===== flow/config.mk =====
export PLATFORM = sky130hd
export DESIGN_NAME = MIPS
export DESIGN_NICKNAME = MIPS
export VERILOG_FILES = /design/flow/design.v
export SDC_FILE = /design/flow/constraint.sdc
export NUM_CORES = 4
export LEC_CHECK = 0
export ABC_AREA = 1
export CAP_MARGIN = 20
export CORE_ASPECT_RATIO = 1.44
export CORE_MARGIN = 8
export CORE_UTILIZATION = 34
export GPL_ROUTABILITY_DRIVEN = 0
export GPL_TIMING_DRIVEN = 0
export HOLD_SLACK_MARGIN = -0.03
export MAX_ROUTING_LAYER = met4
export MIN_ROUTING_LAYER = met1
export PLACE_DENSITY_LB_ADDON = 0.01
export SLEW_MARGIN = 20
export TNS_END_PERCENT = 90

===== flow/constraint.sdc =====
create_clock -name core_clock -period 14.4 [get_ports {clk}]
set_input_delay 2.8800 -clock core_clock [delete_from_list [all_inputs] [get_ports {clk}]]
set_output_delay 2.8800 -clock core_clock [all_outputs]
set_load 0.01 [all_outputs]

===== flow/design.v =====
`timescale 1ns/1ns
module MIPS(input clk, rst,
	output [31:0] imem_addr, input [31:0] imem_data,
	output [31:0] dmem_addr, output [31:0] dmem_wdata, output dmem_we, input [31:0] dmem_rdata);
	wire Is_SV, MemtoReg, Reg_Write, Mem_Read, Mem_Write ,  Branch, ALUsrc, ld;
	wire [1:0] regDst, writeDst, Jump;
	wire [2:0] ALUOp;
	wire [3:0] ALUOperation;
	wire [5:0] func, opcode;
	Data_path DP(clk , rst  , MemtoReg , Reg_Write , Mem_Read, Mem_Write , Branch , ALUsrc ,  ld , regDst ,   writeDst , Jump , ALUOperation, func, opcode,
		imem_addr, imem_data, dmem_addr, dmem_wdata, dmem_we, dmem_rdata);
	controller CU(opcode , MemtoReg , Reg_Write , Mem_Read ,Mem_Write ,  Branch , ALUsrc , ld , regDst ,  writeDst , Jump , ALUOp);
	ALU_control ALU_CU(func , ALUOp , ALUOperation);
endmodule
`timescale 1ns/1ns
module Data_path (input clk , reset , MemtoReg , Reg_Write , Mem_Read, Mem_Write  , Branch , ALUsrc ,  ld ,input [1:0] regDst ,   writeDst , Jump , input[3:0] ALUOperation, output [5:0]func, opcode,
  output [31:0] imem_addr, input [31:0] imem_data, output [31:0] dmem_addr, output [31:0] dmem_wdata, output dmem_we, input [31:0] dmem_rdata);
  wire [31:0] adrToPC, PC_out, PC_inc_out, Extend_data, instruction, WritetoReg_data,
  high_out, low_out, write_data, Read_data1, Read_data2, Operand_data2, branch_data
  , Mem_read_value , shifted_ext , adr_inc_out , concated;
  wire [63:0] ALU_result;
  wire Zero;
  wire [4:0] write_reg;
  wire [27:0] shifted_inst;
  PC CUT_PC(clk , reset, adrToPC , PC_out);
  PC_inc CUT_PCinc(PC_out, PC_inc_out);
  Sign_extend CUT_SE(instruction[15:0] , Extend_data);
  assign imem_addr = PC_out;
  assign instruction = imem_data;
  Mux4to1_32bit CUT_mux4_32( WritetoReg_data , PC_inc_out, high_out , low_out , writeDst , write_data);
  Mux3to1_5bit CUT_mux3_5( instruction[20:16] , instruction[15:11], 5'b11111, regDst , write_reg);
  Register_file CUT_RF(clk , reset ,  instruction[25:21] , instruction[20:16] , write_reg , write_data , Reg_Write , Read_data1 ,Read_data2);
  Mux2to1_32bit CUT_mux2_32( Read_data2 ,Extend_data , ALUsrc , Operand_data2);
  Shl2_32 CUT_shl2(Extend_data , shifted_ext);
  address_inc CUT_inc_adr( PC_inc_out, shifted_ext , adr_inc_out);
  assign can_branch = Zero & Branch;
  Mux2to1_32bit CUT3_mux2_32( PC_inc_out , adr_inc_out ,can_branch , branch_data);
  Shl2_26 CUT2_shl2( instruction[25:0] , shifted_inst);
  assign concated = {PC_inc_out[31:28], shifted_inst};
  Mux3to1_32bit CUT2_mux3_32( branch_data , concated, Read_data1 , Jump, adrToPC);
  ALU_32bit CUT_ALU(Read_data1, Operand_data2 , ALUOperation , ALU_result, Zero);
  REG32 High(reset, clk, ld, ALU_result[63:32], high_out);
  REG32 Low(reset, clk, ld, ALU_result[31:0], low_out);
  assign dmem_addr = ALU_result[31:0];
  assign dmem_wdata = Read_data2;
  assign dmem_we = Mem_Write;
  assign Mem_read_value = dmem_rdata;
  Mux2to1_32bit CUT2_mux2_32( ALU_result[31:0] , Mem_read_value ,MemtoReg , WritetoReg_data);
  assign func = instruction[5:0];
  assign opcode = instruction[31:26];
 endmodule
module controller (input [5:0] opcode , output reg MemtoReg , Reg_Write , Mem_Read , Mem_Write ,  Branch , ALUsrc , ld ,output reg [1:0] regDst ,  writeDst , Jump , output reg  [2:0] ALUOp);
	parameter [5:0] R_TYPE = 6'b000000;
	parameter [5:0] ADD_IMEDIATE = 6'b000001;  
	parameter [5:0] SLT_IMEDIATE = 6'b000010;  
	parameter [5:0] LOAD_WORD = 6'b000011;  
	parameter [5:0] SAVE_WORD = 6'b000100;  
	parameter [5:0] BRANCH_EQUAL = 6'b000101;  
	parameter [5:0] JUMP = 6'b000110;  
	parameter [5:0] JUMP_REG = 6'b000111;  
	parameter [5:0] JUMP_AND_LINK = 6'b001000;  
	always @ (*)
	begin 
		{MemtoReg , Reg_Write , Mem_Read , Branch , ALUsrc , ld, regDst , writeDst , Mem_Write ,  Jump , ALUOp} = 16'b0;
		Mem_Write = 1'b0;
		case (opcode)
		R_TYPE: begin  
			{regDst, Reg_Write, ALUsrc, MemtoReg, writeDst, Jump} = 9'b011000000;
			ALUOp = 3'b101;
		end
		ADD_IMEDIATE: begin  
			{regDst, Reg_Write, ALUsrc, MemtoReg, writeDst, Jump} = 9'b001100000;
			ALUOp = 3'b000;
		end
		SLT_IMEDIATE: begin  
			{regDst, Reg_Write, ALUsrc, MemtoReg, writeDst, Jump} = 9'b001100000;
			ALUOp = 3'b011;
		end	
		LOAD_WORD: begin  
			{regDst, MemtoReg, Reg_Write, Mem_Read, ALUsrc, writeDst, Jump} = 10'b0011110000;
			ALUOp = 3'b000;
			end	
		SAVE_WORD:begin  
			{ALUsrc, Mem_Write ,Jump} = 4'b1100;
			ALUOp = 3'b000;
			end
		BRANCH_EQUAL:begin  
			{Branch, Jump} = 3'b100;
			ALUOp = 3'b001;
		end
		JUMP:begin  
			{Jump} = 2'b01;
			end	
		JUMP_AND_LINK:begin  
			{Reg_Write, regDst, writeDst, Jump} = 7'b1100101;
			end
		JUMP_REG:begin  
			{Jump} = 2'b10;
			end		
		endcase
	end
endmodule 
module ALU_control(input [5:0] func , input [2:0] ALUop , output reg [3:0] ALUoperation);  
always @ (*)
	begin 
	  ALUoperation = 4'b0000;
	  case(ALUop)
	    0: ALUoperation = 4'b0000;  
	    1: ALUoperation = 4'b0111;  
	    2: ALUoperation = 4'b1000;  
	    3: ALUoperation = 4'b0110;  
	    4: ALUoperation = 4'b0010;  
	    5: case(func)
	         0: ALUoperation = 4'b0000;  
	         1: ALUoperation = 4'b0001;  
	         2: ALUoperation = 4'b0011;  
	         3: ALUoperation = 4'b0100;  
	         4: ALUoperation = 4'b0101;  
	         5: ALUoperation = 4'b0110;  
	         default: ALUoperation = 4'b0000;
	         endcase
	    default: ALUoperation = 4'b0000;
	     endcase
  end
endmodule
module ALU_32bit( input [31:0] In1 ,In2 , input [3:0] ALU_Sel ,output [63:0] Out, output Zero);
  reg [63:0] ALU_Result;
  reg temp_zero;
  always @(*)
  begin
      ALU_Result = 64'b0;
      temp_zero = 1'b0;
      case(ALU_Sel)
      4'b0000:  
       ALU_Result = In1 + In2; 
      4'b0001:  
       ALU_Result = In1 - In2;
      4'b0011:  
       ALU_Result = In1 & In2;
      4'b0100:  
       ALU_Result = In1 | In2;
      4'b0101:  
       ALU_Result = In1 ^ In2;
      4'b0110:  
       ALU_Result = ( In1 < In2 ) ? 32'd1 : 32'd0;
      4'b0111:  
       temp_zero = ( In1 == In2 ) ? 1'd1 : 1'd0  ;
      4'b1000:  
       temp_zero =  ( In1 == In2 ) ? 1'd0 : 1'd1;
        default: ALU_Result = 64'b0 ; 
      endcase
  end
  assign Out = ALU_Result;
  assign Zero = temp_zero;
endmodule
`timescale 1ns/1ns
module Register_file ( input clk, reset , input [4:0] Read_reg1 , Read_reg2 , write_reg ,  input [31:0] write_data , input reg_write ,output [31:0] Read_data1 ,Read_data2 );
	reg [31:0] Reg_data [0:31];
 	wire [31:0] test;
	assign test = Reg_data[9];
	integer i;
	assign Read_data1 = Reg_data[Read_reg1];
	assign Read_data2 = Reg_data[Read_reg2];
	always @ (posedge clk)
	begin 
		if ( reset )
			begin
				for ( i=0 ; i < 32 ; i = i+1)
					Reg_data [i] <= 0;
			end
		else 
			begin 
				if ( reg_write )
					if ( write_reg != 5'b0 )
						Reg_data[write_reg] <= write_data;
					else
					  Reg_data[write_reg] <= Reg_data[write_reg];
			end
	end
endmodule
`timescale 1ns/1ns
module REG32(input rst, clk, ld, input [31:0]data, output reg [31:0]out);
  always @(posedge clk) begin
      if(rst) out<=32'b0;
      else if(ld==1) out<=data;
      else out<=out;
  end
endmodule
`timescale 1ns/1ns
module PC(input clk , reset,  input [31:0] PC , 	output reg [31:0] PC_out);
	always @(posedge clk) begin
		if (reset)
			PC_out <=32'b0;
		else 
			PC_out <= PC;
	end
endmodule
module PC_inc ( input [31:0] PC , output [31:0] PC_inc_out);
	assign PC_inc_out = PC + 4;
endmodule
module address_inc( input [31:0] In1 , In2 , output [31:0] adr_inc_out);
	assign adr_inc_out = In1 + In2;
endmodule	
module Mux2to1_32bit( input [31:0] In1 , In2 ,input Sel , output [31:0]Out);
	assign Out = (Sel == 1'b0) ? In1 : 
	             (Sel == 1'b1) ? In2 : 32'bx;
endmodule
module Mux3to1_5bit( input [4:0] In1 , In2, In3 , input [1:0]Sel , output [4:0]Out);
	assign Out = (Sel == 2'b00) ? In1 : 
	             (Sel == 2'b01) ? In2 : 
	             (Sel == 2'b10) ? In3 : 5'bx;
endmodule
module Mux3to1_32bit( input [31:0] In1 , In2, In3 , input [1:0]Sel , output [31:0]Out);
	assign Out = (Sel == 2'b00) ? In1 : 
	             (Sel == 2'b01) ? In2 : 
	             (Sel == 2'b10) ? In3 : 32'bx;
endmodule
module Mux4to1_32bit( input [31:0] In1 , In2, In3 , In4 , input [1:0]Sel , output [31:0]Out);
	assign Out = (Sel == 2'b00) ? In1 : 
	             (Sel == 2'b01) ? In2 : 
	             (Sel == 2'b10) ? In3 : 
	             (Sel == 2'b11) ? In4 : 32'bx;
endmodule
module Sign_extend ( input [15:0] In , output reg [31:0] Out);
	integer i;
	always @ (*)
	begin 
		for ( i=16 ; i<32 ; i = i+1 )
		begin 
			Out [i] = In[15];
			Out [i-16] = In[i-16];
		end
	end
endmodule
module Shl2_32(input [31:0] In , 	output [31:0] Out);
    assign Out = {In[29:0], 2'b00};
endmodule
module Shl2_26(input [25:0] In , 	output [27:0] Out);
    assign Out = {In, 2'b00};
endmodule

===== flow/run.sh =====
#!/bin/bash
# the make line also repeats each setting of config.mk as NAME=value (left out here)
make -C /OpenROAD-flow-scripts/flow DESIGN_CONFIG=/design/flow/config.mk WORK_HOME=/design/flow/orfs CLKGATE_MAP_FILE= finish

==> flow_metrics.env, run 1 <==
# flow metrics
export IMPL_ys_sh_simple=0.2099
export IMPL_core_area_mm2=0.1952
export IMPL_yosys_area_mm2=0.06655
export IMPL_ys_sh_adder=0.02422
export IMPL_die_x_um=384.7
export IMPL_logic_family="simple AND/OR/NAND/NOR gates"
export IMPL_synth_most_common_cell="nor2_1"
export IMPL_dp_hpwl_mm=433.9
export IMPL_cts_resized_gates=0
export IMPL_outcome="stopped before the end"
export IMPL_topCellsByArea="edfxtp_1 (46%), nor2_1 (7.3%), nand2_1 (7.3%), a21oi_1 (7.2%), o21ai_0 (6.8%)"
export IMPL_initial_utilization=0.3410
export IMPL_rows=195
export IMPL_track_usage=0.6423
export IMPL_yosys_cells=8288
export IMPL_synthAoiAreaFrac=0.2091
export IMPL_ys_types=70
export IMPL_ys_sh_xor=0.005922
export IMPL_top_area_frac=0.4621
export IMPL_yosysSeqAreaShare=0.4717
export IMPL_grt_overflow=711
export IMPL_yosys_mux_area_fraction=0
export IMPL_hold_buffers=0
export IMPL_cts_buffer_depth=3
export IMPL_root_buffer="clkbuf_16"
export IMPL_top_cells_by_count="nor2_1 (1300), nand2_1 (1289), edfxtp_1 (1024), a21oi_1 (964), o21ai_0 (898)"
export IMPL_chipHeight_um=546.9
export IMPL_dieArea_mm2=0.2104
export IMPL_synth_main_ff_cell="edfxtp_1"
export IMPL_htreeDepth=3
export IMPL_edf_count=1024
export IMPL_avgSynthCellArea_um2=8.030
export IMPL_ios=163
export IMPL_cts_setup_buffers=0
export IMPL_ys_warn_count=8
export IMPL_synth_flops=1056
export IMPL_placement_io_buffers=155
export IMPL_pre_cts_ws_ns=0.6592
export IMPL_synth_async_sr_flop_share=0
export IMPL_numCtsBuffers=112
export IMPL_haltStage="global routing (5_1_grt)"
export IMPL_clock_sinks=1056
export IMPL_error="[ERROR GRT-0116] Global routing finished with congestion. Check the congestion regions in the DRC Viewer."
export IMPL_yosys_area_top_type="edfxtp_1"
export IMPL_syn_area_mm2=0.06655
export IMPL_synth_cells=8288
-- per-stage QoR --
stage,utilization,std cells,cell area (um^2),setup TNS (ns)
4_1_cts,0.3995,11344,77970,0
3_5_place_dp,0.3801,11136,74200,0
3_3_place_gp,0.3659,11035,71420,-4.810
2_1_floorplan,-,8319,66670,0
-- metal layers --
metal  global-route usage  overflow
met1               0.6311        20
met2               0.8043       398
met3               0.4671        33
met4               0.6049       260
met5                    -         -
==> inputs of run 2 (changes only) <==
ABC_AREA = unset   (was 1)
CAP_MARGIN = 30   (was 20)
CELL_PAD_IN_SITES_DETAIL_PLACEMENT = 0   (was unset)
CORE_ASPECT_RATIO = unset   (was 1.44)
CORE_MARGIN = 2   (was 8)
CTS_CLUSTER_DIAMETER = 115   (was unset)
GPL_ROUTABILITY_DRIVEN = unset   (was 0)
GPL_TIMING_DRIVEN = 1   (was 0)
HOLD_SLACK_MARGIN = unset   (was -0.03)
MAX_ROUTING_LAYER = unset   (was met4)
MIN_ROUTING_LAYER = unset   (was met1)
PLACE_DENSITY = 0.46   (was unset)
PLACE_DENSITY_LB_ADDON = unset   (was 0.01)
SETUP_SLACK_MARGIN = 0.98   (was unset)
SLEW_MARGIN = 25   (was 20)
TNS_END_PERCENT = unset   (was 90)
clock period = 8.02 ns   (was 14.4 ns; I/O delays follow)
==> run 2 against run 1 <==
Now clean on timing, DRC and antenna. Area after synthesis down 6.9%. Synthesized cell count down 41%. Die area is 12% lower.
==> flow_metrics.env, run 2 <==
# flow metrics
export IMPL_outcome="no timing/DRC/antenna violations"
export IMPL_fin_util=0.4422
export IMPL_cp_slowest_cell="mux4_2"
export IMPL_r2r_end="DP.CUT_RF.Reg_data[3][27]"
export IMPL_routabilityCongestion=0.9416
export IMPL_pre_cts_ws_ns=-0.4621
export IMPL_post_dp_cell_area_mm2=0.07274
export IMPL_rrSetupSlack_ns=2.30
export IMPL_drv_slew=0
export IMPL_min_period_ns=7.779
export IMPL_required_ns=6.42
export IMPL_cp_num_buf_inv=6
export IMPL_top_cells_by_count="nor2_1 (1141), edfxtp_1 (1024), mux4_2 (548), clkbuf_1 (342), a21oi_1 (199)"
export IMPL_yosys_cells=4894
export IMPL_grt_overflow=0
export IMPL_maxPowerGroup="combinational cells"
export IMPL_timing_final_crit_share=0.9699
export IMPL_htreeDepth=3
export IMPL_ys_sh_adder=0.02602
export IMPL_wl_mm=288.2
export IMPL_chipHeight_um=430.8
export IMPL_start_kind="input pin"
export IMPL_yosys_mux_area_fraction=0.2353
export IMPL_p_seq_mw=6.34
export IMPL_p_clk_mw=5.47
export IMPL_clock_sinks=1056
export IMPL_ios=163
export IMPL_vias=49208
export IMPL_drtPass1Iterations=8
export IMPL_logic_family="multiplexers"
export IMPL_clock_skew_ns=0.04378
export IMPL_hold_buffers=0
export IMPL_clkTransAtPathRegs_ns=0.06
export IMPL_track_usage=0.3070
export IMPL_yosys_area_top_type="edfxtp_1"
export IMPL_ys_warn_count=8
export IMPL_antenna_left=0
export IMPL_ys_types=97
export IMPL_yosysSeqAreaShare=0.5067
export IMPL_grt_pass1_vias=48867
export IMPL_worstSetupEndpoint="dmem_addr[27]"
export IMPL_log_warning_count=92
export IMPL_synth_cells=4894
export IMPL_syn_area_mm2=0.06194
export IMPL_root_buffer="clkbuf_16"
export IMPL_internal_power_mw=12.03
export IMPL_crit_cells=22
export IMPL_wl_per_cell_um=35.33
export IMPL_yosys_area_mm2=0.06194
export IMPL_drtIter0Drc=5969
export IMPL_sequentialPowerShare=0.349
export IMPL_grt_pass1_wl_mm=396.2
export IMPL_synth_main_ff_cell="edfxtp_1"
export IMPL_register_area_mm2=0.03139
export IMPL_clk_latency_ns=0.79
export IMPL_relSlewSlack=0.2996
export IMPL_pg_comb_mw=6.37
export IMPL_cts_tree="built"
export IMPL_drc=0
export IMPL_power_density_mw_per_mm2=227.2
export IMPL_timing_fmax_mhz=128.6
export IMPL_synthToLayoutAreaGrowth_pct=29.16
export IMPL_synth_flops=1056
export IMPL_grt_max_degree=45
export IMPL_edf_count=1024
export IMPL_synth_most_common_cell="nor2_1"
export IMPL_dieArea_mm2=0.1856
export IMPL_initial_utilization=0.3424
export IMPL_worstPathCellList="buf_16 -> buf_12 -> buf_4 -> mux4_2 -> mux4_2 -> mux2_4 -> nor2_1 -> or2_4 -> ha_4 -> inv_2 -> a21oi_4 -> buf_4 -> o21bai_4 -> a21oi_4 -> o32ai_4 -> o21ai_2 -> nor4b_4 -> o31ai_4 -> a31o_1 -> a221o_1 -> a221o_1 -> buf_2"
export IMPL_antenna_found_initial=11
export IMPL_timing_rr_start="DP.CUT_RF.Reg_data[16][8]"
export IMPL_holdPathEnd="DP.CUT_PC.PC_out[1]"
export IMPL_min_path_type="register to register"
export IMPL_synthAoiAreaFrac=0.07573
export IMPL_p_leak_nw=30.21
export IMPL_cpLargestDelayFamily="AND-OR/OR-AND gates"
export IMPL_power_frac_comb=0.350
export IMPL_worst_slack_ns=0.2410
export IMPL_clkPwrFrac=0.301
export IMPL_netSwitchingPower_mw=6.145
export IMPL_final_comb_area_mm2=0.03065
export IMPL_sw_frac_of_total=0.3380
export IMPL_cpPeakStageDelay_ns=0.54
export IMPL_rows=156
export IMPL_crit_path_end_kind="output port"
export IMPL_setup_viol=0
export IMPL_ir_drop_v=0.0001881
export IMPL_crit_path_start="imem_data[16]"
export IMPL_fin_nets=5889
export IMPL_via_per_inst=6.032
export IMPL_ys_sh_xor=0.008766
export IMPL_crit_fanout=6
export IMPL_fillCellCount=16513
export IMPL_min_delay_start="DP.CUT_PC.PC_out[1]"
export IMPL_cts_buffer_depth=3
export IMPL_hold_viol_final=0
export IMPL_synth_async_sr_flop_share=0
export IMPL_crit_type="input pin to output port"
export IMPL_dp_hpwl_mm=183.1
export IMPL_avgSynthCellArea_um2=12.66
export IMPL_die_x_um=430.8
export IMPL_cap_violations=0
export IMPL_rsz0062_at_grt="yes"
export IMPL_topCellsByArea="edfxtp_1 (50%), mux4_2 (20%), nor2_1 (6.9%), mux2i_1 (2.7%), ha_1 (2.5%)"
export IMPL_numCtsBuffers=114
export IMPL_tightest_slew_ns=1.051
export IMPL_ys_sh_simple=0.1111
export IMPL_core_area_mm2=0.1809
export IMPL_whs_path_depth=2
export IMPL_finalInstanceArea_mm2=0.08001
export IMPL_top_area_frac=0.4964
export IMPL_critPathArrivalTime_ns=6.17
export IMPL_r2r_cells=23
export IMPL_placement_io_buffers=162
## run 2: metal layers
layer,vias up,GRT usage,share of wire
li1,20193,-,-
met1,25686,0.3988,0.39
met4,0,0.1226,0.045
met2,2722,0.5078,0.48
met3,607,0.05557,0.090
met5,-,0,0
## run 2: timing repair
action                     4_1_cts  5_1_grt
resized                        400      147
cloned                          11        0
setup endpoints to repair       32       31
setup buffers                  130       25
pin swaps                      125      112
## run 2: layout make-up
cell class              count  share of cell area
multi-input cells        3320              0.3831
flip-flops and latches   1056              0.3923
repair buffers           1083              0.1349
clock inverters            71            0.009852
inverters                 121            0.005802
clock buffers             136             0.03695
diodes                      1          0.00003128
well taps                2370             0.03706
## run 2: metrics by stage
stage / std cells / hold slack, ns / TNS, ns / power (mW)
3_5_place_dp: 7783 / 0.5534 / -5.933 / 12.00
2_1_floorplan: 4925 / 0.5434 / 0 / 9.082
5_1_grt: 8158 / 0.5997 / 0 / 18.69
4_1_cts: 8131 / 0.5651 / 0 / 17.91
6_report: 8158 / 0.5710 / 0 / 18.18
3_3_place_gp: 7765 / 0.5316 / -5.885 / 12.00
==> inputs of run 3 (changes only) <==
CAP_MARGIN = 20   (was 30)
CELL_PAD_IN_SITES_DETAIL_PLACEMENT = unset   (was 0)
CORE_ASPECT_RATIO = 0.71   (was unset)
CORE_UTILIZATION = 64   (was 34)
CTS_CLUSTER_DIAMETER = unset   (was 115)
CTS_CLUSTER_SIZE = 54   (was unset)
GPL_TIMING_DRIVEN = unset   (was 1)
HOLD_SLACK_MARGIN = 0.28   (was unset)
PLACE_DENSITY = unset   (was 0.46)
PLACE_DENSITY_LB_ADDON = 0.0   (was unset)
SETUP_SLACK_MARGIN = 1.65   (was 0.98)
SLEW_MARGIN = 20   (was 25)
TNS_END_PERCENT = 5   (was unset)
clock period = 5.75 ns   (was 8.02 ns; I/O delays follow)
==> run 3 against run 2 <==
The run now fails in global routing (5_1_grt). Synthesized cell count unchanged. Area after synthesis did not move. Die area shrank 46%.
==> flow_metrics.env, run 3 <==
# flow metrics
export IMPL_synth_flops=1056
export IMPL_chipHeight_um=266.1
export IMPL_synth_async_sr_flop_share=0
export IMPL_ys_sh_adder=0.02602
export IMPL_top_cells_by_count="nor2_1 (1141), edfxtp_1 (1024), mux4_2 (548), clkbuf_1 (342), a21oi_1 (199)"
export IMPL_top_area_frac=0.4964
export IMPL_cts_buffer_depth=3
export IMPL_yosys_area_mm2=0.06194
export IMPL_pre_cts_ws_ns=-1.871
export IMPL_topCellsByArea="edfxtp_1 (50%), mux4_2 (20%), nor2_1 (6.9%), mux2i_1 (2.7%), ha_1 (2.5%)"
export IMPL_outcome="stopped before the end"
export IMPL_htreeDepth=3
export IMPL_haltStage="global routing (5_1_grt)"
export IMPL_logic_family="multiplexers"
export IMPL_ios=163
export IMPL_yosysSeqAreaShare=0.5067
export IMPL_ys_sh_xor=0.008766
export IMPL_dp_hpwl_mm=183.3
export IMPL_yosys_area_top_type="edfxtp_1"
export IMPL_avgSynthCellArea_um2=12.66
export IMPL_syn_area_mm2=0.06194
export IMPL_ys_sh_simple=0.1111
export IMPL_synth_main_ff_cell="edfxtp_1"
export IMPL_synth_most_common_cell="nor2_1"
export IMPL_yosys_mux_area_fraction=0.2353
export IMPL_synth_cells=4894
export IMPL_edf_count=1024
export IMPL_initial_utilization=0.6438
export IMPL_post_dp_cell_area_mm2=0.07302
export IMPL_placement_io_buffers=162
export IMPL_rows=96
export IMPL_dieArea_mm2=0.09933
export IMPL_core_area_mm2=0.09621
export IMPL_clock_sinks=1056
export IMPL_die_x_um=373.2
export IMPL_ys_warn_count=8
export IMPL_root_buffer="clkbuf_16"
export IMPL_ys_types=97
export IMPL_synthAoiAreaFrac=0.07573
export IMPL_yosys_cells=4894
export IMPL_numCtsBuffers=99
export IMPL_routabilityCongestion=1.066
==> run 3: timing repair <==
item | in CTS
pin swaps | 127
setup endpoints to repair | 2065
gates cloned | 22
gates resized | 602
setup buffers | 173
hold buffers | 0
==> run 3: stage by stage <==
stage,TNS (ns),hold slack [ns],cells,power [mW]
floorplan,-172.07,0.5434,4925,12.67
global placement,-774.17,0.5387,6889,16.69
detailed placement,-825.20,0.5357,6889,16.77
CTS,-46.41,0.5444,7264,24.59
==> inputs of run 4 (changes only) <==
CORE_ASPECT_RATIO = unset   (was 0.71)
CORE_UTILIZATION = 50   (was 64)
CTS_CLUSTER_SIZE = 92   (was 54)
HOLD_SLACK_MARGIN = unset   (was 0.28)
PLACE_DENSITY_LB_ADDON = unset   (was 0.0)
SETUP_SLACK_MARGIN = unset   (was 1.65)
TNS_END_PERCENT = unset   (was 5)
clock period = 6.66 ns   (was 5.75 ns; I/O delays follow)
==> run 4 against run 3 <==
Synthesized cell count stayed put. Area after synthesis stayed put. Die area is 28% higher. The layout now fails its checks (setup timing).
==> flow_metrics.env, run 4 <==
# flow metrics
export IMPL_outcome="finished with violations"
export IMPL_check_faults="setup timing"
export IMPL_logic_family="multiplexers"
export IMPL_crit_cells=21
export IMPL_rows=129
export IMPL_ys_sh_simple=0.1111
export IMPL_p_leak_nw=30.47
export IMPL_synth_main_ff_cell="edfxtp_1"
export IMPL_crit_path_start="imem_data[16]"
export IMPL_clock_skew_ns=0.05025
export IMPL_worst_slack_ns=-0.5242
export IMPL_fin_nets=5973
export IMPL_internal_power_mw=14.53
export IMPL_placement_io_buffers=162
export IMPL_sw_frac_of_total=0.3287
export IMPL_rrSetupSlack_ns=0.40
export IMPL_clkTransAtPathRegs_ns=0.06
export IMPL_holdPathEnd="DP.CUT_PC.PC_out[1]"
export IMPL_clock_sinks=1056
export IMPL_grt_pass1_vias=49294
export IMPL_cpLargestDelayFamily="AND-OR/OR-AND gates"
export IMPL_drtIter0Drc=7230
export IMPL_topCellsByArea="edfxtp_1 (50%), mux4_2 (20%), nor2_1 (6.9%), mux2i_1 (2.7%), ha_1 (2.5%)"
export IMPL_worstPathCellList="buf_16 -> buf_12 -> mux4_2 -> mux4_2 -> mux2_4 -> nor2_4 -> or2_4 -> buf_4 -> ha_4 -> a21oi_2 -> o21bai_1 -> a21o_1 -> a21oi_4 -> o31ai_4 -> nor2_2 -> a21oi_4 -> buf_6 -> a31oi_4 -> a221o_1 -> a221o_1 -> buf_2"
export IMPL_relSlewSlack=0.1770
export IMPL_wl_per_cell_um=34.58
export IMPL_clkPwrFrac=0.302
export IMPL_ios=163
export IMPL_dieArea_mm2=0.1267
export IMPL_core_area_mm2=0.1233
export IMPL_top_area_frac=0.4964
export IMPL_cap_violations=0
export IMPL_grt_pass1_wl_mm=363.3
export IMPL_chipHeight_um=356.0
export IMPL_syn_area_mm2=0.06194
export IMPL_p_clk_mw=6.54
export IMPL_power_density_mw_per_mm2=272.3
export IMPL_yosysSeqAreaShare=0.5067
export IMPL_timing_fmax_mhz=139.2
export IMPL_dp_cells=7161
export IMPL_synthToLayoutAreaGrowth_pct=28.32
export IMPL_avgSynthCellArea_um2=12.66
export IMPL_drc=0
export IMPL_setup_viol=42
export IMPL_numCtsBuffers=113
export IMPL_grt_max_degree=43
export IMPL_hold_viol_final=0
export IMPL_synth_async_sr_flop_share=0
export IMPL_start_kind="input pin"
export IMPL_pg_comb_mw=7.46
export IMPL_timing_rr_start="DP.CUT_RF.Reg_data[10][11]"
export IMPL_crit_fanout=7
export IMPL_ys_sh_xor=0.008766
export IMPL_min_delay_start="DP.CUT_PC.PC_out[1]"
export IMPL_r2r_cells=34
export IMPL_vias=50276
export IMPL_yosys_area_mm2=0.06194
export IMPL_synth_most_common_cell="nor2_1"
export IMPL_htreeDepth=3
export IMPL_min_period_ns=7.184
export IMPL_cp_slowest_cell="mux4_2"
export IMPL_setup_tns_ns=-11.10
export IMPL_finalNonFillerCells=7509
export IMPL_yosys_mux_area_fraction=0.2353
export IMPL_worstSetupEndpoint="dmem_addr[27]"
export IMPL_crit_path_end_kind="output port"
export IMPL_fillCellCount=9368
export IMPL_whs_path_depth=2
export IMPL_dp_hpwl_mm=170.8
export IMPL_timing_final_crit_share=1.079
export IMPL_via_per_inst=6.695
export IMPL_crit_type="input pin to output port"
export IMPL_routabilityCongestion=1.020
export IMPL_power_frac_comb=0.345
export IMPL_initial_utilization=0.5023
export IMPL_required_ns=5.33
export IMPL_p_seq_mw=7.64
export IMPL_clk_latency_ns=0.76
export IMPL_synthAoiAreaFrac=0.07573
export IMPL_yosys_cells=4894
export IMPL_cp_num_buf_inv=5
export IMPL_die_x_um=356.0
export IMPL_drtPass1Iterations=6
export IMPL_rsz0062_at_grt="yes"
export IMPL_synth_flops=1056
export IMPL_top_cells_by_count="nor2_1 (1141), edfxtp_1 (1024), mux4_2 (548), clkbuf_1 (342), a21oi_1 (199)"
export IMPL_ys_sh_adder=0.02602
export IMPL_whs_ns=0.5782
export IMPL_ys_types=97
export IMPL_r2r_end="DP.CUT_RF.Reg_data[2][18]"
export IMPL_cts_tree="built"
export IMPL_tightest_slew_ns=1.222
export IMPL_sequentialPowerShare=0.353
export IMPL_wl_mm=259.7
export IMPL_antenna_found_initial=6
export IMPL_grt_overflow=0
export IMPL_track_usage=0.4087
export IMPL_cpPeakStageDelay_ns=0.53
export IMPL_synth_cells=4894
export IMPL_maxPowerGroup="sequential cells"
export IMPL_netSwitchingPower_mw=7.115
export IMPL_antenna_left=0
export IMPL_cts_buffer_depth=3
export IMPL_total_power_mw=21.65
export IMPL_yosys_area_top_type="edfxtp_1"
export IMPL_log_warning_count=92
export IMPL_ys_warn_count=8
export IMPL_drv_slew=0
export IMPL_root_buffer="clkbuf_16"
export IMPL_min_path_type="register to register"
export IMPL_critPathArrivalTime_ns=5.85
export IMPL_ir_drop_v=0.0002675
export IMPL_edf_count=1024
run 4: final cells by class:
cell class / count / area [um^2] / share of cell area
sequential: 1056 / 31390 / 0.3949
clock inverter: 67 / 852.1 / 0.01072
timing repair buffer: 1168 / 11480 / 0.1444
antenna: 4 / 10.01 / 0.0001259
inverter: 121 / 461.7 / 0.005808
multi-input combinational: 3320 / 30330 / 0.3816
tap: 1637 / 2048 / 0.02577
clock buffer: 136 / 2914 / 0.03666
run 4: metal layers:
metal  GRT usage  routed length, um
met3      0.1049              34410
met2      0.6365             118100
met4      0.2049              15520
met1      0.5338              91580
met5           0                 34
run 4: what timing repair did:
action	CTS	global route
gates resized	359	125
hold buffers	0	0
gates cloned	18	1
pin swaps	98	75
setup endpoints to repair	32	49
buffers inserted	92	34
run 4: stage by stage:
stage	util	worst slack [ns]	cell area, um^2
after floorplan	-	-0.1613	62760
after global placement	0.5878	-1.254	72490
after detailed placement	0.5880	-1.254	72500
after CTS	0.6378	-0.4281	78640
after global routing	0.6445	-0.5893	79480
final	0.6446	-0.5242	79490
==> inputs of run 5 (changes only) <==
CORE_ASPECT_RATIO = 0.73   (was unset)
CORE_UTILIZATION = 58   (was 50)
CTS_CLUSTER_SIZE = 31   (was 92)
clock period = 5.81 ns   (was 6.66 ns; I/O delays follow)
==> run 5 against run 4 <==
The layout still fails its checks (setup timing). Setup slack worse by 0.62 ns. Via count up 8.2%. First-iteration DRC count grew 36%. Wire length is 8.5% higher. Cell count decreased by 0.44%. Critical path depth rose by 4. Worst hold slack improved by 0.012 ns. Combinational power grew 43%. Sequential cell count stayed put. Cell area grew 4.8%. Power up 22%. Synthesized cell count stayed put. Critical path type unchanged. Highest routed layer unchanged.
==> flow_metrics.env, run 5 <==
# flow metrics
export IMPL_cpPeakStageDelay_ns=0.54
export IMPL_clkPwrFrac=0.261
export IMPL_whs_ns=0.5906
export IMPL_maxPowerGroup="combinational cells"
export IMPL_finalInstanceArea_mm2=0.08328
export IMPL_cpLargestDelayFamily="AND-OR/OR-AND gates"
export IMPL_internal_power_mw=17.12
export IMPL_clkTransAtPathRegs_ns=0.08
export IMPL_pg_comb_mw=10.7
export IMPL_dp_hpwl_mm=179.0
export IMPL_synth_main_ff_cell="edfxtp_1"
export IMPL_clock_skew_ns=0.1229
export IMPL_ir_drop_v=0.0002826
export IMPL_crit_type="input pin to output port"
export IMPL_gr_usage_met3=0.2070
export IMPL_sw_frac_of_total=0.3516
export IMPL_vias=54414
export IMPL_yosys_area_top_type="edfxtp_1"
export IMPL_ys_warn_count=8
export IMPL_grt_overflow=0
export IMPL_routabilityCongestion=1.056
export IMPL_wl_per_cell_um=37.68
export IMPL_top_area_frac=0.4964
export IMPL_met2_usage=0.6793
export IMPL_grt_max_degree=50
export IMPL_netSwitchingPower_mw=9.282
export IMPL_r2r_end="DP.CUT_RF.Reg_data[17][27]"
export IMPL_dp_cells=7027
export IMPL_total_power_mw=26.40
export IMPL_timing_fmax_mhz=143.9
export IMPL_drv_slew=0
export IMPL_start_kind="input pin"
export IMPL_hold_viol_final=0
export IMPL_crit_fanout=6
export IMPL_setup_viol=418
export IMPL_synth_cells=4894
export IMPL_critPathMostFrequentCell="buf_12"
export IMPL_relSlewSlack=0.2775
export IMPL_top_cells_by_count="nor2_1 (1141), edfxtp_1 (1024), mux4_2 (548), clkbuf_1 (342), a21oi_1 (199)"
export IMPL_min_period_ns=6.951
export IMPL_logic_family="multiplexers"
export IMPL_power_density_mw_per_mm2=317.0
export IMPL_core_area_mm2=0.1059
export IMPL_check_faults="setup timing"
export IMPL_drc=0
export IMPL_worst_slack_ns=-1.141
export IMPL_yosys_mux_area_fraction=0.2353
export IMPL_timing_final_crit_share=1.196
export IMPL_dieArea_mm2=0.1095
export IMPL_use_met1=0.6688
export IMPL_cap_violations=0
export IMPL_placement_io_buffers=162
export IMPL_p_leak_nw=31.98
export IMPL_die_x_um=386.5
export IMPL_synthToLayoutAreaGrowth_pct=34.44
export IMPL_ys_types=97
export IMPL_root_buffer="clkbuf_16"
export IMPL_antenna_left=0
export IMPL_synth_async_sr_flop_share=0
export IMPL_pre_cts_ws_ns=-1.778
export IMPL_holdPathEnd="DP.CUT_PC.PC_out[1]"
export IMPL_crit_path_start="imem_data[16]"
export IMPL_cts_buffer_depth=3
export IMPL_ys_sh_simple=0.1111
export IMPL_antenna_found_initial=9
export IMPL_hold_buffers=0
export IMPL_htreeDepth=3
export IMPL_clk_latency_ns=0.77
export IMPL_wl_mm=281.7
export IMPL_post_dp_cell_area_mm2=0.07323
export IMPL_clock_sinks=1056
export IMPL_timing_rr_start="DP.CUT_RF.Reg_data[0][7]"
export IMPL_required_ns=4.65
export IMPL_cts_tree="built"
export IMPL_yosys_area_mm2=0.06194
export IMPL_min_delay_start="DP.CUT_PC.PC_out[1]"
export IMPL_syn_area_mm2=0.06194
export IMPL_fin_util=0.7862
export IMPL_synth_flops=1056
export IMPL_outcome="finished with violations"
export IMPL_initial_utilization=0.5848
export IMPL_synthAoiAreaFrac=0.07573
export IMPL_numCtsBuffers=102
export IMPL_cp_slowest_cell="mux4_2"
export IMPL_r2r_cells=27
export IMPL_whs_path_depth=2
export IMPL_ios=163
export IMPL_power_frac_comb=0.406
export IMPL_drtIter0Drc=9852
export IMPL_ys_sh_xor=0.008766
export IMPL_worstSetupEndpoint="dmem_addr[25]"
export IMPL_crit_path_end_kind="output port"
export IMPL_topCellsByArea="edfxtp_1 (50%), mux4_2 (20%), nor2_1 (6.9%), mux2i_1 (2.7%), ha_1 (2.5%)"
export IMPL_yosys_cells=4894
export IMPL_avgSynthCellArea_um2=12.66
export IMPL_grt_pass1_wl_mm=378.9
export IMPL_rrSetupSlack_ns=-0.16
export IMPL_grt_busiest_layer="met2"
export IMPL_crit_cells=25
export IMPL_critPathArrivalTime_ns=5.79
export IMPL_via_per_inst=7.278
export IMPL_fin_nets=6179
export IMPL_min_path_type="register to register"
export IMPL_tightest_slew_ns=1.075
export IMPL_cp_num_buf_inv=7
export IMPL_log_warning_count=94
export IMPL_grt_pass1_vias=51444
export IMPL_drtPass1Iterations=8
export IMPL_yosysSeqAreaShare=0.5067
export IMPL_p_seq_mw=8.77
export IMPL_edf_count=1024
export IMPL_setup_tns_ns=-76.41
export IMPL_track_usage=0.4922
export IMPL_synth_most_common_cell="nor2_1"
export IMPL_ys_sh_adder=0.02602
export IMPL_chipHeight_um=283.2
export IMPL_finalNonFillerCells=7476
export IMPL_p_clk_mw=6.90
export IMPL_sequentialPowerShare=0.332
export IMPL_rows=102
export IMPL_rsz0062_at_grt="yes"
run 5: metal layers:
layer  routed length (um)  part of all wire
met1                91960              0.33
met5                   96           0.00034
met2               113100              0.40
met3                55680              0.20
met4                20830             0.074
run 5: area by class of cell:
class                   count  area [um^2]
diodes                      6        15.01
clock buffers             118         2623
clock inverters            66        747.0
fillers                  6206        22650
inverters                 121        476.7
multi-input cells        3321        32060
flip-flops and latches   1056        31390
well taps                1404         1757
repair buffers           1384        14210
run 5: what timing repair did:
item	4_1_cts	5_1_grt
endpoints found under the hold margin	0	0
endpoints found under the setup margin	577	642
pin swaps	126	192
gates cloned	20	27
resized	467	555
buffers inserted	144	124
==> inputs of run 6 (changes only) <==
ABC_AREA = 1   (was unset)
CAP_MARGIN = 10   (was 20)
CELL_PAD_IN_SITES_DETAIL_PLACEMENT = 2   (was unset)
CORE_ASPECT_RATIO = 0.65   (was 0.73)
CORE_MARGIN = 10   (was 2)
CORE_UTILIZATION = 34   (was 58)
CTS_CLUSTER_SIZE = unset   (was 31)
GPL_ROUTABILITY_DRIVEN = 0   (was unset)
GPL_TIMING_DRIVEN = 0   (was unset)
HOLD_SLACK_MARGIN = -0.03   (was unset)
MAX_ROUTING_LAYER = met4   (was unset)
MIN_ROUTING_LAYER = met1   (was unset)
PLACE_DENSITY_LB_ADDON = 0.25   (was unset)
SETUP_SLACK_MARGIN = 3.61   (was unset)
TNS_END_PERCENT = 90   (was unset)
clock period = 14.4 ns   (was 5.81 ns; I/O delays follow)
==> run 6 against run 5 <==
Area after synthesis rose by 7.4%. Synthesized cell count rose by 69%. The run now fails in global routing (5_1_grt). Die area rose by 96%.
==> flow_metrics.env, run 6 <==
# flow metrics
export IMPL_outcome="stopped before the end"
export IMPL_haltStage="global routing (5_1_grt)"
export IMPL_error="[ERROR GRT-0116] Global routing finished with congestion. Check the congestion regions in the DRC Viewer."
export IMPL_avgSynthCellArea_um2=8.030
export IMPL_yosysSeqAreaShare=0.4717
export IMPL_yosys_area_top_type="edfxtp_1"
export IMPL_placement_io_buffers=155
export IMPL_cts_buffer_depth=3
export IMPL_clock_sinks=1056
export IMPL_yosys_mux_area_fraction=0
export IMPL_die_x_um=568.8
export IMPL_hold_buffers=0
export IMPL_htreeDepth=3
export IMPL_syn_area_mm2=0.06655
export IMPL_synth_cells=8288
export IMPL_initial_utilization=0.3432
export IMPL_ios=163
export IMPL_yosys_area_mm2=0.06655
export IMPL_ys_sh_simple=0.2099
export IMPL_topCellsByArea="edfxtp_1 (46%), nor2_1 (7.3%), nand2_1 (7.3%), a21oi_1 (7.2%), o21ai_0 (6.8%)"
export IMPL_edf_count=1024
export IMPL_dp_cells=11099
export IMPL_synth_main_ff_cell="edfxtp_1"
export IMPL_synthAoiAreaFrac=0.2091
export IMPL_dp_hpwl_mm=476.1
export IMPL_top_cells_by_count="nor2_1 (1300), nand2_1 (1289), edfxtp_1 (1024), a21oi_1 (964), o21ai_0 (898)"
export IMPL_synth_most_common_cell="nor2_1"
export IMPL_synth_async_sr_flop_share=0
export IMPL_rows=130
export IMPL_ys_warn_count=8
export IMPL_logic_family="simple AND/OR/NAND/NOR gates"
export IMPL_dieArea_mm2=0.2142
export IMPL_yosys_cells=8288
export IMPL_ys_sh_xor=0.005922
export IMPL_synth_flops=1056
export IMPL_top_area_frac=0.4621
export IMPL_root_buffer="clkbuf_16"
export IMPL_grt_overflow=9863
export IMPL_chipHeight_um=376.7
export IMPL_core_area_mm2=0.1939
export IMPL_numCtsBuffers=110
export IMPL_track_usage=0.9221
export IMPL_ys_types=70
export IMPL_ys_sh_adder=0.02422
## run 6: timing repair
item / 4_1_cts
buffers inserted: 68
setup endpoints to repair: 633
gates resized: 1054
pin swaps: 55
## run 6: routing by layer
metal / GRT overflow / global-route usage
met5: - / -
met4: 1570 / 0.8507
met3: 1841 / 0.8891
met2: 4253 / 1.007
met1: 2199 / 0.9017
## run 6: metrics by stage
step	hold WS (ns)	cell area [um^2]	worst slack [ns]	TNS (ns)
CTS	0.5255	81240	3.349	0
detailed placement	0.5138	73100	0.09391	0
global placement	0.4946	71440	-0.05932	-0.05932
floorplan	0.5022	66670	4.681	0
==> inputs of run 7 (changes only) <==
CAP_MARGIN = 20   (was 10)
CORE_ASPECT_RATIO = 0.62   (was 0.65)
CORE_MARGIN = 2   (was 10)
CORE_UTILIZATION = 40   (was 34)
CTS_CLUSTER_SIZE = 15   (was unset)
GPL_ROUTABILITY_DRIVEN = unset   (was 0)
GPL_TIMING_DRIVEN = unset   (was 0)
HOLD_SLACK_MARGIN = unset   (was -0.03)
MIN_ROUTING_LAYER = unset   (was met1)
PLACE_DENSITY_LB_ADDON = unset   (was 0.25)
SETUP_SLACK_MARGIN = 3.08   (was 3.61)
TNS_END_PERCENT = unset   (was 90)
clock period = 10.5 ns   (was 14.4 ns; I/O delays follow)
==> run 7 against run 6 <==
The flow again stops in global routing (5_1_grt). Synthesized cell count unchanged. Area after synthesis is the same. Die area is 21% lower.
==> flow_metrics.env, run 7 <==
# flow metrics
export IMPL_outcome="stopped before the end"
export IMPL_haltStage="global routing (5_1_grt)"
export IMPL_error="[ERROR GRT-0232] Routing congestion too high. Check the congestion heatmap in the GUI."
export IMPL_synth_async_sr_flop_share=0
export IMPL_cts_buffer_depth=3
export IMPL_placement_io_buffers=162
export IMPL_chipHeight_um=325.2
export IMPL_track_usage=0.8846
export IMPL_yosys_area_mm2=0.06655
export IMPL_ios=163
export IMPL_yosys_cells=8288
export IMPL_yosys_area_top_type="edfxtp_1"
export IMPL_top_area_frac=0.4621
export IMPL_hold_buffers=0
export IMPL_htreeDepth=3
export IMPL_syn_area_mm2=0.06655
export IMPL_dieArea_mm2=0.1697
export IMPL_yosys_mux_area_fraction=0
export IMPL_core_area_mm2=0.1647
export IMPL_pre_cts_ws_ns=0.4591
export IMPL_initial_utilization=0.4041
export IMPL_ys_sh_adder=0.02422
export IMPL_die_x_um=522.0
export IMPL_top_cells_by_count="nor2_1 (1300), nand2_1 (1289), edfxtp_1 (1024), a21oi_1 (964), o21ai_0 (898)"
export IMPL_synth_flops=1056
export IMPL_ys_sh_simple=0.2099
export IMPL_synthAoiAreaFrac=0.2091
export IMPL_synth_most_common_cell="nor2_1"
export IMPL_dp_cells=10264
export IMPL_ys_sh_xor=0.005922
export IMPL_edf_count=1024
export IMPL_topCellsByArea="edfxtp_1 (46%), nor2_1 (7.3%), nand2_1 (7.3%), a21oi_1 (7.2%), o21ai_0 (6.8%)"
export IMPL_ys_warn_count=8
export IMPL_numCtsBuffers=109
export IMPL_yosysSeqAreaShare=0.4717
export IMPL_clock_sinks=1056
export IMPL_synth_cells=8288
export IMPL_logic_family="simple AND/OR/NAND/NOR gates"
export IMPL_synth_main_ff_cell="edfxtp_1"
export IMPL_grt_overflow=718
export IMPL_avgSynthCellArea_um2=8.030
export IMPL_dp_hpwl_mm=286.1
export IMPL_rows=117
export IMPL_ys_types=70
export IMPL_root_buffer="clkbuf_16"
export IMPL_routabilityCongestion=1.053
## run 7: metal layers
metal | GRT usage | GRT overflow
met1 | 0.8916 | 48
met2 | 0.9426 | 324
met3 | 0.8273 | 63
met4 | 0.8349 | 283
met5 | - | -
## run 7: timing repair
item | in CTS
cloned | 106
resized | 1481
setup buffers | 319
pin swaps | 303
setup endpoints to repair | 305
## run 7: per-stage QoR
step | instance area (um^2) | hold slack (ns)
floorplan | 67140 | 0.5022
global placement | 70830 | 0.4862
detailed placement | 70890 | 0.5148
CTS | 84760 | 0.5271
==> inputs of run 8 (changes only) <==
ABC_AREA = unset   (was 1)
CELL_PAD_IN_SITES_DETAIL_PLACEMENT = unset   (was 2)
CORE_ASPECT_RATIO = unset   (was 0.62)
CORE_UTILIZATION = 65   (was 40)
CTS_CLUSTER_SIZE = 52   (was 15)
GPL_TIMING_DRIVEN = 1   (was unset)
HOLD_SLACK_MARGIN = 0.29   (was unset)
MAX_ROUTING_LAYER = unset   (was met4)
MIN_ROUTING_LAYER = met1   (was unset)
PLACE_DENSITY_LB_ADDON = 0.01   (was unset)
SETUP_SLACK_MARGIN = 1.55   (was 3.08)
TNS_END_PERCENT = 90   (was unset)
clock period = 5.88 ns   (was 10.5 ns; I/O delays follow)
==> run 8 against run 7 <==
Die area down 42%. Area after synthesis decreased by 6.9%. The run again fails in global routing (5_1_grt). Synthesized cell count decreased by 41%.
==> flow_metrics.env, run 8 <==
# flow metrics
export IMPL_placement_io_buffers=162
export IMPL_die_x_um=312.7
export IMPL_ys_warn_count=8
export IMPL_outcome="stopped before the end"
export IMPL_yosys_area_mm2=0.06194
export IMPL_edf_count=1024
export IMPL_initial_utilization=0.6539
export IMPL_rows=113
export IMPL_yosys_area_top_type="edfxtp_1"
export IMPL_ys_sh_simple=0.1111
export IMPL_core_area_mm2=0.09473
export IMPL_post_dp_cell_area_mm2=0.07238
export IMPL_ys_sh_adder=0.02602
export IMPL_yosys_cells=4894
export IMPL_syn_area_mm2=0.06194
export IMPL_numCtsBuffers=106
export IMPL_topCellsByArea="edfxtp_1 (50%), mux4_2 (20%), nor2_1 (6.9%), mux2i_1 (2.7%), ha_1 (2.5%)"
export IMPL_synth_most_common_cell="nor2_1"
export IMPL_synth_flops=1056
export IMPL_logic_family="multiplexers"
export IMPL_cts_buffer_depth=3
export IMPL_yosysSeqAreaShare=0.5067
export IMPL_synth_cells=4894
export IMPL_ios=163
export IMPL_dp_hpwl_mm=169.5
export IMPL_top_cells_by_count="nor2_1 (1141), edfxtp_1 (1024), mux4_2 (548), clkbuf_1 (342), a21oi_1 (199)"
export IMPL_top_area_frac=0.4964
export IMPL_haltStage="global routing (5_1_grt)"
export IMPL_chipHeight_um=312.7
export IMPL_routabilityCongestion=1.042
export IMPL_synthAoiAreaFrac=0.07573
export IMPL_htreeDepth=3
export IMPL_dieArea_mm2=0.09778
export IMPL_synth_main_ff_cell="edfxtp_1"
export IMPL_synth_async_sr_flop_share=0
export IMPL_root_buffer="clkbuf_16"
export IMPL_ys_types=97
export IMPL_ys_sh_xor=0.008766
export IMPL_yosys_mux_area_fraction=0.2353
export IMPL_avgSynthCellArea_um2=12.66
export IMPL_clock_sinks=1056
[run 8: timing repair]
| item | CTS |
|---|---|
| hold buffers | 0 |
| pin swaps | 136 |
| buffers inserted | 125 |
| gates cloned | 18 |
| hold endpoints to repair | 0 |
| gates resized | 497 |
| setup endpoints to repair | 1570 |
[run 8: stage by stage]
stage	utilization	cells	total power, mW	hold slack, ns	setup slack [ns]
after CTS	0.8340	7135	23.72	0.5618	-0.9175
after detailed placement	0.7641	6799	16.21	0.5531	-1.617
after floorplan	-	4925	12.61	0.5434	-0.6213
after global placement	0.7641	6799	16.09	0.5477	-1.573
==> inputs of run 9 (changes only) <==
ABC_AREA = 1   (was unset)
CORE_ASPECT_RATIO = 1.44   (was unset)
CORE_MARGIN = 10   (was 2)
CORE_UTILIZATION = 34   (was 65)
CTS_CLUSTER_SIZE = unset   (was 52)
GPL_ROUTABILITY_DRIVEN = 0   (was unset)
GPL_TIMING_DRIVEN = 0   (was 1)
HOLD_SLACK_MARGIN = -0.03   (was 0.29)
MAX_ROUTING_LAYER = met4   (was unset)
PLACE_DENSITY_LB_ADDON = 0.25   (was 0.01)
SETUP_SLACK_MARGIN = 3.61   (was 1.55)
clock period = 14.4 ns   (was 5.88 ns; I/O delays follow)
==> run 9 against run 8 <==
The flow again stops in global routing (5_1_grt). Synthesized cell count increased by 69%. Area after synthesis increased by 7.4%. Die area increased by 120%.
==> flow_metrics.env, run 9 <==
# flow metrics
export IMPL_outcome="stopped before the end"
export IMPL_haltStage="global routing (5_1_grt)"
export IMPL_error="[ERROR GRT-0116] Global routing finished with congestion. Check the congestion regions in the DRC Viewer."
export IMPL_clock_sinks=1056
export IMPL_core_area_mm2=0.1944
export IMPL_track_usage=0.6106
export IMPL_ys_sh_xor=0.005922
export IMPL_syn_area_mm2=0.06655
export IMPL_yosys_area_mm2=0.06655
export IMPL_numCtsBuffers=111
export IMPL_ys_warn_count=8
export IMPL_synth_flops=1056
export IMPL_root_buffer="clkbuf_16"
export IMPL_ys_sh_adder=0.02422
export IMPL_top_cells_by_count="nor2_1 (1300), nand2_1 (1289), edfxtp_1 (1024), a21oi_1 (964), o21ai_0 (898)"
export IMPL_chipHeight_um=550.9
export IMPL_synthAoiAreaFrac=0.2091
export IMPL_grt_overflow=883
export IMPL_dieArea_mm2=0.2141
export IMPL_yosys_cells=8288
export IMPL_dp_hpwl_mm=358.6
export IMPL_top_area_frac=0.4621
export IMPL_ios=163
export IMPL_logic_family="simple AND/OR/NAND/NOR gates"
export IMPL_initial_utilization=0.3423
export IMPL_cts_buffer_depth=3
export IMPL_pre_cts_ws_ns=0.6027
export IMPL_rows=194
export IMPL_topCellsByArea="edfxtp_1 (46%), nor2_1 (7.3%), nand2_1 (7.3%), a21oi_1 (7.2%), o21ai_0 (6.8%)"
export IMPL_synth_most_common_cell="nor2_1"
export IMPL_yosys_mux_area_fraction=0
export IMPL_ys_sh_simple=0.2099
export IMPL_avgSynthCellArea_um2=8.030
export IMPL_htreeDepth=3
export IMPL_placement_io_buffers=155
export IMPL_synth_cells=8288
export IMPL_edf_count=1024
export IMPL_synth_async_sr_flop_share=0
export IMPL_synth_main_ff_cell="edfxtp_1"
export IMPL_ys_types=70
export IMPL_yosysSeqAreaShare=0.4717
export IMPL_yosys_area_top_type="edfxtp_1"
export IMPL_die_x_um=388.7
## run 9: metal layers
layer / global-route usage / GRT overflow
met5: - / -
met4: 0.5708 / 307
met1: 0.5910 / 45
met3: 0.5562 / 72
met2: 0.6938 / 459
## run 9: stage by stage
stage                     utilization  hold WS [ns]  instances  cell area, um^2  power [mW]
after global placement         0.3673        0.5239      11022            71410       6.377
after CTS                      0.4110        0.5473      11308            79920       9.570
after floorplan                     -        0.5022       8319            66670       4.974
after detailed placement       0.3737        0.5369      11061            72660       6.429
## run 9: repair_timing
| action | 4_1_cts |
|---|---|
| setup endpoints to repair | 49 |
| buffers inserted | 39 |
| endpoints found under the hold margin | 0 |
| gates cloned | 0 |
| hold buffers | 0 |
| pin swaps | 32 |
| gates resized | 894 |
==> inputs of run 10 (changes only) <==
CORE_ASPECT_RATIO = 0.5   (was 1.44)
CORE_MARGIN = 2   (was 10)
CORE_UTILIZATION = 72   (was 34)
CTS_CLUSTER_DIAMETER = 391   (was unset)
CTS_CLUSTER_SIZE = 100   (was unset)
GPL_ROUTABILITY_DRIVEN = unset   (was 0)
GPL_TIMING_DRIVEN = unset   (was 0)
HOLD_SLACK_MARGIN = unset   (was -0.03)
MAX_ROUTING_LAYER = unset   (was met4)
MIN_ROUTING_LAYER = unset   (was met1)
PLACE_DENSITY = 0.79   (was unset)
PLACE_DENSITY_LB_ADDON = unset   (was 0.25)
SETUP_SLACK_MARGIN = -0.38   (was 3.61)
TNS_END_PERCENT = unset   (was 90)
clock period = 4.25 ns   (was 14.4 ns; I/O delays follow)
==> run 10 against run 9 <==
Synthesized cell count unchanged. Area after synthesis stayed put. Die area is 56% lower. The flow again stops in global routing (5_1_grt).
==> flow_metrics.env, run 10 <==
# flow metrics
export IMPL_outcome="stopped before the end"
export IMPL_haltStage="global routing (5_1_grt)"
export IMPL_error="[ERROR GRT-0232] Routing congestion too high. Check the congestion heatmap in the GUI."
export IMPL_top_area_frac=0.4621
export IMPL_grt_overflow=840
export IMPL_routabilityCongestion=1.241
export IMPL_avgSynthCellArea_um2=8.030
export IMPL_chipHeight_um=219.0
export IMPL_synthAoiAreaFrac=0.2091
export IMPL_synth_async_sr_flop_share=0
export IMPL_clock_sinks=1056
export IMPL_numCtsBuffers=14
export IMPL_ys_warn_count=8
export IMPL_synth_main_ff_cell="edfxtp_1"
export IMPL_ys_sh_adder=0.02422
export IMPL_ys_sh_simple=0.2099
export IMPL_cts_buffer_depth=3
export IMPL_placement_io_buffers=162
export IMPL_root_buffer="clkbuf_16"
export IMPL_yosys_mux_area_fraction=0
export IMPL_ys_types=70
export IMPL_synth_flops=1056
export IMPL_synth_cells=8288
export IMPL_yosys_cells=8288
export IMPL_die_x_um=434.0
export IMPL_yosys_area_top_type="edfxtp_1"
export IMPL_pre_cts_ws_ns=-1.812
export IMPL_initial_utilization=0.7301
export IMPL_syn_area_mm2=0.06655
export IMPL_htreeDepth=1
export IMPL_rows=78
export IMPL_yosys_area_mm2=0.06655
export IMPL_dp_hpwl_mm=217.8
export IMPL_synth_most_common_cell="nor2_1"
export IMPL_yosysSeqAreaShare=0.4717
export IMPL_ios=163
export IMPL_top_cells_by_count="nor2_1 (1300), nand2_1 (1289), edfxtp_1 (1024), a21oi_1 (964), o21ai_0 (898)"
export IMPL_topCellsByArea="edfxtp_1 (46%), nor2_1 (7.3%), nand2_1 (7.3%), a21oi_1 (7.2%), o21ai_0 (6.8%)"
export IMPL_core_area_mm2=0.09115
export IMPL_dieArea_mm2=0.09503
export IMPL_logic_family="simple AND/OR/NAND/NOR gates"
export IMPL_track_usage=0.9124
export IMPL_edf_count=1024
export IMPL_ys_sh_xor=0.005922
## run 10: what timing repair did
action                                  4_1_cts
pin swaps                                   144
hold buffers                                  0
cloned                                       35
endpoints found under the setup margin      353
setup buffers                                99
gates resized                               572
## run 10: per-layer routing
metal,overflow,track usage
met1,110,0.9099
met2,344,0.9805
met3,107,0.8604
met4,253,0.8904
met5,26,0.7731
## run 10: metrics by stage
stage	instance area [um^2]	std cells
floorplan	67430	8319
global placement	79280	10254
detailed placement	79280	10254
CTS	83240	10391
==> inputs of run 11 (changes only) <==
ABC_AREA = unset   (was 1)
CORE_ASPECT_RATIO = unset   (was 0.5)
CORE_UTILIZATION = 16   (was 72)
CTS_CLUSTER_DIAMETER = unset   (was 391)
CTS_CLUSTER_SIZE = unset   (was 100)
PLACE_DENSITY = unset   (was 0.79)
SETUP_SLACK_MARGIN = unset   (was -0.38)
clock period = 12.8 ns   (was 4.25 ns; I/O delays follow)
==> run 11 against run 10 <==
The run now finishes clean. Die area rose to 4.1 times the previous value. Area after synthesis down 6.9%. Synthesized cell count down 41%.
==> flow_metrics.env, run 11 <==
# flow metrics
export IMPL_hold_buffers=0
export IMPL_maxPowerGroup="sequential cells"
export IMPL_ys_types=97
export IMPL_ys_sh_adder=0.02602
export IMPL_numCtsBuffers=109
export IMPL_avgSynthCellArea_um2=12.66
export IMPL_antenna_left=0
export IMPL_dp_hpwl_mm=169.6
export IMPL_clock_sinks=1056
export IMPL_cts_resized_gates=0
export IMPL_crit_fanout=50
export IMPL_start_kind="input pin"
export IMPL_power_density_mw_per_mm2=134.0
export IMPL_logic_family="multiplexers"
export IMPL_synthToLayoutAreaGrowth_pct=19.15
export IMPL_outcome="no timing/DRC/antenna violations"
export IMPL_sw_frac_of_total=0.3419
export IMPL_crit_path_start="imem_data[16]"
export IMPL_timing_fmax_mhz=83.72
export IMPL_yosys_mux_area_fraction=0.2353
export IMPL_cap_violations=0
export IMPL_drc=0
export IMPL_worstSetupEndpoint="dmem_addr[29]"
export IMPL_grt_max_degree=76
export IMPL_ys_warn_count=8
export IMPL_drv_slew=0
export IMPL_wl_mm=267.6
export IMPL_dp_cells=10023
export IMPL_core_area_mm2=0.3854
export IMPL_grt_pass1_wl_mm=364.3
export IMPL_routabilityCongestion=0.9483
export IMPL_synth_most_common_cell="nor2_1"
export IMPL_netSwitchingPower_mw=3.381
export IMPL_top_cells_by_count="nor2_1 (1141), edfxtp_1 (1024), mux4_2 (548), clkbuf_1 (342), a21oi_1 (199)"
export IMPL_grt_pass1_vias=45223
export IMPL_htreeDepth=3
export IMPL_rsz0062_at_grt="no"
export IMPL_drtIter0Drc=7223
export IMPL_ios=163
export IMPL_initial_utilization=0.1607
export IMPL_grt_overflow=0
export IMPL_p_leak_nw=25.13
export IMPL_yosys_cells=4894
export IMPL_relSlewSlack=0.2045
export IMPL_cp_num_buf_inv=4
export IMPL_min_period_ns=11.94
export IMPL_min_delay_start="DP.CUT_PC.PC_out[1]"
export IMPL_topCellsByArea="edfxtp_1 (50%), mux4_2 (20%), nor2_1 (6.9%), mux2i_1 (2.7%), ha_1 (2.5%)"
export IMPL_synth_flops=1056
export IMPL_track_usage=0.1318
export IMPL_clkTransAtPathRegs_ns=0.07
export IMPL_yosys_area_top_type="edfxtp_1"
export IMPL_synth_cells=4894
export IMPL_top_area_frac=0.4964
export IMPL_internal_power_mw=6.507
export IMPL_die_x_um=626.2
export IMPL_edf_count=1024
export IMPL_sequentialPowerShare=0.402
export IMPL_root_buffer="clkbuf_16"
export IMPL_synth_async_sr_flop_share=0
export IMPL_timing_rr_start="DP.CUT_RF.Reg_data[0][5]"
export IMPL_antenna_found_initial=18
export IMPL_critPathMostFrequentCell="o21ai_0"
export IMPL_log_warning_count=89
export IMPL_placement_io_buffers=162
export IMPL_setup_tns_ns=0
export IMPL_syn_area_mm2=0.06194
export IMPL_chipHeight_um=626.2
export IMPL_ir_drop_v=0.0001054
export IMPL_crit_cells=18
export IMPL_finalNonFillerCells=10231
export IMPL_wl_per_cell_um=26.15
export IMPL_cts_setup_buffers=0
export IMPL_crit_type="input pin to output port"
export IMPL_min_path_type="register to register"
export IMPL_ys_sh_simple=0.1111
export IMPL_holdPathEnd="DP.CUT_PC.PC_out[1]"
export IMPL_r2r_end="DP.CUT_RF.Reg_data[3][27]"
export IMPL_p_clk_mw=3.14
export IMPL_cts_tree="built"
export IMPL_required_ns=10.24
export IMPL_clk_latency_ns=0.77
export IMPL_power_frac_comb=0.281
export IMPL_vias=46649
export IMPL_drtPass1Iterations=6
export IMPL_cp_slowest_cell="buf_4"
export IMPL_p_seq_mw=3.97
export IMPL_r2r_cells=20
export IMPL_clock_skew_ns=0.05551
export IMPL_via_per_inst=4.560
export IMPL_critPathArrivalTime_ns=9.38
export IMPL_timing_final_crit_share=0.9332
export IMPL_ys_sh_xor=0.008766
export IMPL_pg_comb_mw=2.78
export IMPL_yosys_area_mm2=0.06194
export IMPL_fin_nets=5152
export IMPL_cts_buffer_depth=3
export IMPL_tightest_slew_ns=1.193
export IMPL_rrSetupSlack_ns=5.68
export IMPL_setup_viol=0
export IMPL_cpLargestDelayFamily="buffers and inverters"
export IMPL_worstPathCellList="buf_8 -> buf_4 -> mux4_2 -> mux4_2 -> mux2_2 -> o21ai_0 -> ha_1 -> buf_4 -> nor2_1 -> nand3_1 -> nor4_1 -> o211ai_1 -> o21ai_0 -> nand2_1 -> a31oi_1 -> a21oi_1 -> o21ai_0 -> clkdlybuf4s50_1"
export IMPL_whs_path_depth=2
export IMPL_synthAoiAreaFrac=0.07573
export IMPL_yosysSeqAreaShare=0.5067
export IMPL_rows=228
export IMPL_crit_path_end_kind="output port"
export IMPL_cpPeakStageDelay_ns=0.74
export IMPL_synth_main_ff_cell="edfxtp_1"
export IMPL_hold_viol_final=0
export IMPL_dieArea_mm2=0.3921
export IMPL_clkPwrFrac=0.317
[run 11: final cells by class]
| cell class | instances | area (um^2) |
|---|---|---|
| clock inverters | 68 | 541.8 |
| diodes | 9 | 22.52 |
| repair buffers | 351 | 3221 |
| multi-input cells | 3320 | 28850 |
| inverters | 121 | 454.2 |
| well taps | 5175 | 6475 |
| clock buffers | 131 | 2853 |
| fillers | 41559 | 311600 |
| flip-flops and latches | 1056 | 31390 |
[run 11: metrics by stage]
stage	total power [mW]	instance area [um^2]	hold slack, ns	utilization	setup WS (ns)
floorplan	5.619	62060	0.5434	-	2.644
global placement	6.751	70310	0.5549	0.1824	0.8517
detailed placement	6.740	70340	0.5656	0.1825	0.8732
CTS	9.819	73740	0.5747	0.1913	0.8749
global route	10.14	73790	0.6084	0.1915	0.5351
finish	9.889	73810	0.5644	0.1915	0.8556
[run 11: routing by layer]
metal	part of all wire	vias up	track usage	wire [um]
met5	0.00013	-	0	34
met4	0.061	4	0.07224	16370
met3	0.13	730	0.03915	34910
met2	0.45	3495	0.2099	121300
met1	0.35	23729	0.1592	94910
li1	-	18691	-	-
Power figures rest on the tool's default switching activity, not on a simulated workload.
